## adder_32bit
module adder_32bit(
    input clk,
    input rst,
    input [31:0] i_a,
    input [31:0] i_b,
    input i_vld,
    output reg [31:0] o_res,
    output reg o_res_vld,
    output reg overflow
);
Size: about 3700 cells after synthesis.
clock: 38.0 ns
lec_check: 0
cap_margin: 20
core_margin: 2
core_utilization: 70
cts_cluster_size: 41
setup_slack_margin: -2.0
slew_margin: 20
run.sh (not shown) runs the stock make flow with config.mk's settings and CLKGATE_MAP_FILE=.
The baseline produced a layout that fails on negative setup slack.
==> next run, changes <==
Settings changed: CORE_UTILIZATION 70 to 61, CTS_CLUSTER_SIZE 41 to default, SETUP_SLACK_MARGIN -2.0 to default.
Clock period 38.0 ns to 57.3 ns, I/O delays scaled along.
With this change the flow completed with no timing, DRC or antenna violations.
Core utilization falls by 17 points.
Global-route usage decreases by 5.7 points.
Area after synthesis does not change.
==> next run, changes <==
Settings changed: CORE_UTILIZATION 61 to 65.
Clock period 57.3 ns to 27.0 ns, I/O delays scaled along.
The changed run died in 4_1_cts.
Area after synthesis stays the same.
Synthesized cell count does not change.
Die area fell by 6.0%.
==> next run, changes <==
Settings changed: HOLD_SLACK_MARGIN from default to -0.1, MAX_ROUTING_LAYER from default to met4.
Clock period 27.0 ns to 36.2 ns, I/O delays scaled along.
Effect: This time the run produced a layout that fails on max-capacitance violations, max-slew violations, negative setup slack. Synthesized cell count does not change. Die size does not change. Synthesized area is unchanged.

* * *

Starting RTL as in the previous note.
## adder_32bit
module adder_32bit(
    input clk,
    input rst,
    input [31:0] i_a,
    input [31:0] i_b,
    input i_vld,
    output reg [31:0] o_res,
    output reg o_res_vld,
    output reg overflow
);
wire [7:0] shift;
wire [23:0] al_man_a, al_man_b;
wire sign_a, sign_b, sign_res;
wire [7:0] exp_a, exp_b, exp_res;
wire [23:0] man_a, man_b, man_res;
wire [24:0] res;
wire operation_overflow;
assign sign_a = i_a[31];
assign sign_b = i_b[31];
assign exp_a = i_a[30:23];
assign exp_b = i_b[30:23];
assign man_a = (exp_a == 8'b0) ? {1'b0, i_a[22:0]} : {1'b1, i_a[22:0]};  
assign man_b = (exp_b == 8'b0) ? {1'b0, i_b[22:0]} : {1'b1, i_b[22:0]};
wire is_nan_a = ((exp_a == 8'b11111111) && (man_a[22:0] != 0));  
wire is_nan_b = ((exp_b == 8'b11111111) && (man_b[22:0] != 0));
wire is_inf_a = ((exp_a == 8'b11111111) && (man_a[22:0] == 0));
wire is_inf_b = ((exp_b == 8'b11111111) && (man_b[22:0] == 0));
wire is_zero_a = ((i_a[30:0] == 0));  
wire is_zero_b = ((i_b[30:0] == 0));
CompareAndShift32Bit u_CompareAndShift32Bit (
    .exp_a(exp_a),           
    .exp_b(exp_b),           
    .man_a(man_a),           
    .man_b(man_b),           
    .al_man_a(al_man_a),     
    .al_man_b(al_man_b),     
    .shift(shift)            
);
Addition32Bit u_Addition32Bit (
    .sign_a(sign_a),         
    .sign_b(sign_b),         
    .a(al_man_a),            
    .b(al_man_b),            
    .res(res),               
    .sign_res(sign_res)      
);
Normalization32Bit u_Normalization32Bit (
    .res(res),                                   
  ...
clock: 21.8 ns
lec_check: 0
abc_area: 1
cap_margin: 20
core_margin: 2
core_utilization: 72
cts_cluster_diameter: 243
cts_cluster_size: 98
place_density: 0.36
slew_margin: 20
tns_end_percent: 5
The first run failed in detailed placement (3_5_place_dp), error DPL-0033.
Rerun with:
Settings changed: CORE_UTILIZATION 72 to 61, CTS_CLUSTER_DIAMETER 243 to default, CTS_CLUSTER_SIZE 98 to default, PLACE_DENSITY 0.36 to default.
Clock period 21.8 ns to 33.1 ns, I/O delays scaled along.
Result:
- Now the flow passed the timing, design-rule and antenna checks
- synthesized area stays the same
- die size grows by about a fifth
- synthesized cell count is unchanged
Rerun with:
Settings changed: ABC_AREA 1 to default, CORE_UTILIZATION 61 to 52, TNS_END_PERCENT 5 to default.
Clock period 33.1 ns to 41.5 ns, I/O delays scaled along.
After rerunning: The new run completed with no timing, DRC or antenna violations; via count is lower by 9.3%; clock-buffer cell count is lower by 1; clock skew stays the same; worst setup slack gains 0.28 ns.
Rerun with:
Settings changed: CORE_UTILIZATION 52 to 70, CTS_CLUSTER_DIAMETER from default to 147.
Clock period 41.5 ns to 22.2 ns, I/O delays scaled along.
After rerunning: The changed run never finished: it broke off in detailed placement (3_5_place_dp). Die area drops by a quarter to a third. Synthesized cell count does not change. Area after synthesis stays the same.
Rerun with:
Settings changed: CORE_UTILIZATION 70 to 56, CTS_CLUSTER_DIAMETER 147 to default.
Clock period 22.2 ns to 13.6 ns, I/O delays scaled along.
What happened: Now the flow never finished: it broke off in global routing (5_1_grt); die size grows by a quarter to a third; area after synthesis stays the same; synthesized cell count is unchanged.

* * *

Starting RTL as in the previous note.
make LEC_CHECK=0 CAP_MARGIN=20 CELL_PAD_IN_SITES_GLOBAL_PLACEMENT=3 CORE_MARGIN=2 CORE_UTILIZATION=40 CTS_CLUSTER_DIAMETER=116 GPL_ROUTABILITY_DRIVEN=0 HOLD_SLACK_MARGIN=0.3 MAX_ROUTING_LAYER=met4 PLACE_DENSITY_LB_ADDON=0.15 SLEW_MARGIN=20 TNS_END_PERCENT=95 finish   # period 40.0 ns
The first run never finished: it broke off in global placement without I/O (3_1_place_gp_skip_io).
==> next run, changes <==
- CELL_PAD_IN_SITES_GLOBAL_PLACEMENT: 3 -> not set
- CTS_CLUSTER_DIAMETER: 116 -> not set
- GPL_ROUTABILITY_DRIVEN: 0 -> not set
- HOLD_SLACK_MARGIN: 0.3 -> not set
- MAX_ROUTING_LAYER: met4 -> not set
- PLACE_DENSITY_LB_ADDON: 0.15 -> not set
- TNS_END_PERCENT: 95 -> not set
- clock period: 40.0 -> 28.0 ns (I/O delays scaled with it)
What happened: The new run finished with negative setup slack left; area after synthesis stays the same; synthesized cell count stays the same; die size stays the same.
==> next run, changes <==
- CORE_UTILIZATION: 40 -> 12
- clock period: 28.0 -> 41.5 ns (I/O delays scaled with it)
Outcome:
- Now the flow passed the timing, design-rule and antenna checks
- via count fell by about a fifth
- hold slack is better by 6.0 ps
- non-clock buffer count fell by 1301
- worst setup slack is better by 7700 ps
==> next run, changes <==
- CORE_UTILIZATION: 12 -> 72
- HOLD_SLACK_MARGIN: not set -> 0.29
- clock period: 41.5 -> 25.6 ns (I/O delays scaled with it)
Result:
- The new run died in detailed placement (3_5_place_dp)
- synthesized cell count stays the same
- synthesized area is unchanged
- die area falls by 83%
==> next run, changes <==
- ABC_AREA: not set -> 1
- CORE_ASPECT_RATIO: not set -> 1.38
- CTS_CLUSTER_DIAMETER: not set -> 54
- HOLD_SLACK_MARGIN: 0.29 -> not set
- clock period: 25.6 -> 13.6 ns (I/O delays scaled with it)
=>
- The changed run ended with an error in detailed placement (3_5_place_dp) on DPL-0038
- die area grows by 17%
- synthesized area grows by 17%
- synthesized cell count grows by 34%
==> next run, changes <==
- CORE_ASPECT_RATIO: 1.38 -> not set
- CTS_CLUSTER_DIAMETER: 54 -> 243
- CTS_CLUSTER_SIZE: not set -> 98
- clock period: 13.6 -> 36.2 ns (I/O delays scaled with it)
- The new run ran to the end with no violations
- synthesized area is unchanged
- die area hardly moves
- synthesized cell count does not change

* * *

The RTL this note starts from:
==> flow/design.v <==
`timescale 1ns / 1ps
module CompareAndShift32Bit (
    input [7:0] exp_a,
    input [7:0] exp_b,
    input [23:0] man_a,
    input [23:0] man_b,
    output reg [23:0] al_man_a,
    output reg [23:0] al_man_b,
    output reg [7:0] shift
);
    always @(*) begin
        if (exp_a > exp_b) begin
            shift = exp_a - exp_b;
            al_man_a = man_a;
            al_man_b = man_b >> shift;
        end else begin
            shift = exp_b - exp_a;
            al_man_a = man_a >> shift;
            al_man_b = man_b;
        end
    end
endmodule
`timescale 1ns / 1ps
module Addition32Bit (
    input sign_a,
    input sign_b,
    input [23:0] a,b,
    output reg [24:0] res,
    output reg sign_res
    );
    always @(*) begin
        if (sign_a == sign_b) begin
            sign_res = sign_a;   
            res = a+b;
        end
        else if (a >= b) begin
            res = a - b;
            sign_res = sign_a;
        end
        else begin
            res = b - a;
            sign_res = sign_b;
        end
    end
endmodule	
`timescale 1ns / 1ps
module Normalization32Bit (
    input [24:0] res,
    input [7:0] exp_base,
    output reg [23:0] man_res,
    output reg [7:0] exp_res,
    output reg overflow
);
    reg [24:0] normalized_result;
    integer i;
    always @(*) begin
        normalized_result = res;
        exp_res = exp_base;
        if (normalized_result[24]) begin
            normalized_result = normalized_result >> 1;
            exp_res = exp_base + 1;
        end else begin
            for (i = 0; i < 24; i = i + 1) begin
                if (normalized_result[23] == 0 && exp_res > 0) begin
                    normalized_result = normalized_result << 1;
                    exp_res = exp_res - 1;
                end
            end
            if (normalized_result == 25'b0)
                exp_res = 8'b0;
        end
        man_res = normalized_result[23:0];
        overflow = (exp_res >= 8'b11111111);
    end
endmodule
`timescale 1ns / 1ps
module adder_32bit(
    input clk,
    input rst,
    input [31:0] i_a,
    input [31:0] i_b,
    input i_vld,
    output reg [31:0] o_res,
    output reg o_res_vld,
    output reg overflow
);
wire [7:0] shift;
wire [23:0] al_man_a, al_man_b;
wire sign_a, sign_b, sign_res;
wire [7:0] exp_a, exp_b, exp_res;
wire [23:0] man_a, man_b, man_res;
wire [24:0] res;
wire operation_overflow;
assign sign_a = i_a[31];
assign sign_b = i_b[31];
assign exp_a = i_a[30:23];
assign exp_b = i_b[30:23];
assign man_a = (exp_a == 8'b0) ? {1'b0, i_a[22:0]} : {1'b1, i_a[22:0]};  
assign man_b = (exp_b == 8'b0) ? {1'b0, i_b[22:0]} : {1'b1, i_b[22:0]};
wire is_nan_a = ((exp_a == 8'b11111111) && (man_a[22:0] != 0));  
wire is_nan_b = ((exp_b == 8'b11111111) && (man_b[22:0] != 0));
wire is_inf_a = ((exp_a == 8'b11111111) && (man_a[22:0] == 0));
wire is_inf_b = ((exp_b == 8'b11111111) && (man_b[22:0] == 0));
wire is_zero_a = ((i_a[30:0] == 0));  
wire is_zero_b = ((i_b[30:0] == 0));
CompareAndShift32Bit u_CompareAndShift32Bit (
    .exp_a(exp_a),           
    .exp_b(exp_b),           
    .man_a(man_a),           
    .man_b(man_b),           
    .al_man_a(al_man_a),     
    .al_man_b(al_man_b),     
    .shift(shift)            
);
Addition32Bit u_Addition32Bit (
    .sign_a(sign_a),         
    .sign_b(sign_b),         
    .a(al_man_a),            
    .b(al_man_b),            
    .res(res),               
    .sign_res(sign_res)      
);
Normalization32Bit u_Normalization32Bit (
    .res(res),                                   
    .exp_base((exp_a > exp_b) ? exp_a : exp_b),  
    .man_res(man_res),                           
    .exp_res(exp_res),                           
    .overflow(operation_overflow)                
);
always @(posedge clk or posedge rst) begin
    if (rst) begin
        o_res <= 32'b0;
        o_res_vld <= 1'b0;
        overflow <= 1'b0;
    end else if (i_vld) begin
        if (is_nan_a || is_nan_b || (is_inf_a && is_inf_b && (sign_a != sign_b))) begin
            o_res <= 32'h7FC00000;  
            overflow <= 1'b1;
        end 
        else if (is_inf_a || is_inf_b) begin
            o_res <= is_inf_a ? i_a : i_b;  
            overflow <= 1'b1;
        end 
        else if (is_zero_a && is_zero_b) begin
            o_res <= 32'b0;  
            overflow <= 1'b0;
        end 
        else begin
        o_res <= {sign_res, exp_res, man_res[22:0]};
        o_res_vld <= 1'b1;
        overflow <= operation_overflow;
        end
        o_res_vld <= 1'b1;
    end else begin
        o_res_vld <= 1'b0;
    end
end
endmodule
clock: 13.6 ns
lec_check: 0
abc_area: 1
cap_margin: 20
core_margin: 2
core_utilization: 72
cts_cluster_diameter: 50
cts_cluster_size: 10
place_density: 0.39
slew_margin: 20
The baseline stopped in detailed placement (3_5_place_dp).
Edit:
--- a/flow/config.mk
+++ b/flow/config.mk
@@ -7,9 +7,5 @@
 export LEC_CHECK = 0
-export ABC_AREA = 1
 export CAP_MARGIN = 20
 export CORE_MARGIN = 2
-export CORE_UTILIZATION = 72
-export CTS_CLUSTER_DIAMETER = 50
-export CTS_CLUSTER_SIZE = 10
-export PLACE_DENSITY = 0.39
+export CORE_UTILIZATION = 40
 export SLEW_MARGIN = 20
==> flow/constraint.sdc (replaced) <==
create_clock -name core_clock -period 39.1 [get_ports {clk}]
set_input_delay 7.8200 -clock core_clock [delete_from_list [all_inputs] [get_ports {clk}]]
set_output_delay 7.8200 -clock core_clock [all_outputs]
set_load 0.01 [all_outputs]
What happened:
- The changed run produced a clean layout
- area after synthesis falls by 15%
- synthesized cell count falls by 25%
- die area rises by 52%
Edit:
--- a/flow/config.mk
+++ b/flow/config.mk
@@ -9,3 +9,4 @@
 export CORE_MARGIN = 2
-export CORE_UTILIZATION = 40
+export CORE_UTILIZATION = 70
+export HOLD_SLACK_MARGIN = -0.1
 export SLEW_MARGIN = 20
==> flow/constraint.sdc (replaced) <==
create_clock -name core_clock -period 25.6 [get_ports {clk}]
set_input_delay 5.1200 -clock core_clock [delete_from_list [all_inputs] [get_ports {clk}]]
set_output_delay 5.1200 -clock core_clock [all_outputs]
set_load 0.01 [all_outputs]
=> The new run never finished: it broke off in detailed placement (3_5_place_dp), error DPL-0038. Synthesized cell count stays the same. Area after synthesis stays the same. Die area came out lower by 42%.
Edit:
--- a/flow/config.mk
+++ b/flow/config.mk
@@ -7,2 +7,3 @@
 export LEC_CHECK = 0
+export ABC_AREA = 1
 export CAP_MARGIN = 20
@@ -10,3 +11,5 @@
 export CORE_UTILIZATION = 70
+export CTS_CLUSTER_SIZE = 87
 export HOLD_SLACK_MARGIN = -0.1
+export MAX_ROUTING_LAYER = met4
 export SLEW_MARGIN = 20
==> flow/constraint.sdc (replaced) <==
create_clock -name core_clock -period 36.2 [get_ports {clk}]
set_input_delay 7.2400 -clock core_clock [delete_from_list [all_inputs] [get_ports {clk}]]
set_output_delay 7.2400 -clock core_clock [all_outputs]
set_load 0.01 [all_outputs]
Result:
- The new run ran to the end with no violations
- area after synthesis increases by 17%
- synthesized cell count grows by 34%
- die size goes up by 17%
